== run 1 ==
## multicycle_arithmetic
module multicycle_arithmetic(
    input clk, rst, start, 
    input [1:0] op, 
    input [7:0] a, b, 
    output reg done, 
    output reg [15:0] result
);
Size: ~1200 cells after synthesis, ~24 flip-flops, ~38 I/O pins, roughly 0.0091 sq mm of cells after synthesis.
Settings: LEC_CHECK=0, CAP_MARGIN=40, CORE_MARGIN=2, CORE_UTILIZATION=72, CTS_CLUSTER_DIAMETER=80, CTS_CLUSTER_SIZE=56, SLEW_MARGIN=20; clock period 21.1 ns.
run.sh (not shown) runs the stock make flow with config.mk's settings and CLKGATE_MAP_FILE=.
Run 1 failed in detailed placement with DPL-0033.
Input-level comparison between run 2 and run 1:
Settings: CTS_CLUSTER_SIZE removed (was 56); CTS_CLUSTER_DIAMETER removed (was 80); CAP_MARGIN changed from 40 to 20; CORE_UTILIZATION changed from 72 to 40; the clock period (ns, I/O delays scaled along) changed from 21.1 to 34.5.
==> comparison <==
- Run 2 closes out successfully: all stages finished, all timing, DRC and antenna checks passed.
- Die: run 2 bigger than run 1
- Delta (run 2 minus run 1): overall die height has increased; post-synthesis share of cell area spent on xor and xnor gates has remained practically unchanged; total number of placement rows has increased; gate count of the mapped netlist has remained practically unchanged; total core area has increased.
- Run 1 and run 2 ended up with roughly the same simple-gate portion of the synthesized area.
Changes in run 3 relative to run 2:
Settings: CTS_CLUSTER_SIZE now 56, previously not set; CTS_CLUSTER_DIAMETER now 225, previously not set; CORE_UTILIZATION now 72, was 40; the clock period (ns, I/O delays scaled along) now 23.5, was 34.5.
### Flow results
Re fraction of the yosys area taken by sequential cells: no difference whatsoever between run 3 and run 2.
Summary: with run 2 as the reference, standard cell core area in run 3 moved down by more than a quarter.
Re multiplexer share of the synthesized area: no difference whatsoever between run 2 and run 3.
On area after synthesis, run 3 and run 2 are basically level.
Between run 3 and run 2, the die footprint is lower for run 3.
Relative to run 2, the weighted congestion at the end of routability-driven global placement of run 3 is higher by about 9%.
Synthesized cell count: run 2 vs run 3 identical
Number of rows created at floorplan: run 3 < run 2
Run status, run 3: aborted in detailed placement, error DPL-0033

* * *

Setup of run A:
The RTL this note starts from:
==> flow/design.v <==
module multicycle_arithmetic(
    input clk, rst, start, 
    input [1:0] op, 
    input [7:0] a, b, 
    output reg done, 
    output reg [15:0] result
);
    reg [2:0] state;
    parameter IDLE = 3'b000, LOAD = 3'b001, ADD = 3'b010, SUB = 3'b011, 
              MUL = 3'b100, DIV = 3'b101, DONE = 3'b110;
    always @(posedge clk or posedge rst) begin
        if (rst) begin
            state <= IDLE;
            done <= 0;
            result <= 0;
        end else begin
            case (state)
                IDLE: begin
                    done <= 0;
                    if (start) state <= LOAD;
                end
                LOAD: begin
                    case (op)
                        2'b00: state <= ADD;
                        2'b01: state <= SUB;
                        2'b10: state <= MUL;
                        2'b11: state <= DIV;
                        default: state <= DONE;
                    endcase
                end
                ADD: begin
                    result <= a + b;
                    state <= DONE;
                end
                SUB: begin
                    result <= a - b;
                    state <= DONE;
                end
                MUL: begin
                    result <= a * b;
                    state <= DONE;
                end
                DIV: begin
                    result <= (b != 0) ? a / b : 16'hFFFF;  
                    state <= DONE;
                end
                DONE: begin
                    done <= 1;
                    state <= IDLE;
                end
                default: state <= IDLE;
            endcase
        end
    end
endmodule
==> flow/config.mk <==
export PLATFORM = sky130hd
export DESIGN_NAME = multicycle_arithmetic
export DESIGN_NICKNAME = multicycle_arithmetic
export VERILOG_FILES = /design/flow/design.v
export SDC_FILE = /design/flow/constraint.sdc
export NUM_CORES = 4
export LEC_CHECK = 0
export ABC_AREA = 1
export CAP_MARGIN = 20
export CORE_MARGIN = 2
export CORE_UTILIZATION = 70
export CTS_CLUSTER_DIAMETER = 218
export CTS_CLUSTER_SIZE = 73
export HOLD_SLACK_MARGIN = 0.3
export PLACE_DENSITY = 0.65
export SETUP_SLACK_MARGIN = -2.0
export SLEW_MARGIN = 20
==> flow/constraint.sdc <==
create_clock -name core_clock -period 30.0 [get_ports {clk}]
set_input_delay 6.0000 -clock core_clock [delete_from_list [all_inputs] [get_ports {clk}]]
set_output_delay 6.0000 -clock core_clock [all_outputs]
set_load 0.01 [all_outputs]
Run A got as far as global routing (5_1_grt), where a tool error ended the run.
The inputs of run B differ from those of run A as listed below.
- changing CTS_CLUSTER_SIZE from 73 to 89
- setting TNS_END_PERCENT to 35 for the first time
- changing CORE_UTILIZATION from 70 to 65
- changing HOLD_SLACK_MARGIN from 0.3 to 0.29
- removing PLACE_DENSITY (formerly 0.65)
- removing CTS_CLUSTER_DIAMETER (formerly 218)
### Flow results
[run B] flow finished | final checks: failed | reasons: setup timing
Going from run A to run B, number of instances in the placed design saw an increase; core utilization before placement saw a decrease.
Reported for run B and run A, cell count in the Yosys report turned out identical to the last digit.
Run A → run B: die outline height now larger, die area now larger, standard-cell row count now larger.
From run A to run B, XOR/XNOR share of the synthesized area did not move at all.
Diff run A..run B | maximum buffer depth of the clock tree | unchanged
As of run B, horizontal die size had risen by a few percent compared to run A.
Summary of run B over run A: weighted congestion at the end of routability-driven global placement has decreased, placeable core region climbed 8.7%.
Inputs modified between run B and run C:
- changing CORE_UTILIZATION from 65 to 58
- removing ABC_AREA (formerly 1)
- changing TNS_END_PERCENT from 35 to 5
- removing CTS_CLUSTER_SIZE (formerly 89)
- removing HOLD_SLACK_MARGIN (formerly 0.29)
- changing the clock period (ns, I/O delays scaled along) from 30.0 to 28.4
--- outcome ---
Initial core utilization is lower on run C
Changes observed in run C relative to run B: chip area in the Yosys report -1.6%, horizontal die dimension +4.9%, post-synthesis instance area -about 1.6%, adder and majority gate portion of the synthesized area +0.47 points, number of standard cells reported by yosys -about 17%.
As the logs show, run C stopped at global routing (5_1_grt) after a tool error, so it never reached the end of the flow.
Delta(post-CTS setup buffer count, run C - run B) > 0
Pre-CTS worst setup slack down 2.16 ns in run C wrt run B
Part of the Yosys area used for sequential elements delta (run C -> run B): insignificant
What run D does differently from run C at the input level:
- SETUP_SLACK_MARGIN removed (was -2.0)
- TNS_END_PERCENT removed (was 5)
- CTS_CLUSTER_SIZE newly set to 15
- HOLD_SLACK_MARGIN newly set to -0.08
- CORE_UTILIZATION changed from 58 to 26
- the clock period (ns, I/O delays scaled along) changed from 28.4 to 35.0
Run D completed every stage of the flow, and the final layout passed the timing, DRC and antenna checks. Relative to run C, the estimated wirelength of the detail-placed design measured on run D has decreased by a few percent. Between run C and run D, the flow reports die height increasing by more than a quarter. Per the comparison of run D with run C, floorplan core density -33 points; area of the placeable core +19000 um2; number of top-level design ports ~0 delta; setup fix buffers added after clock tree synthesis -162; pre-CTS setup slack +3.34 ns. Chip area (run D / run C): 2.2. From run C to run D the numbers moved as follows: routability congestion estimate from global placement went up, post-cts resize count went down.
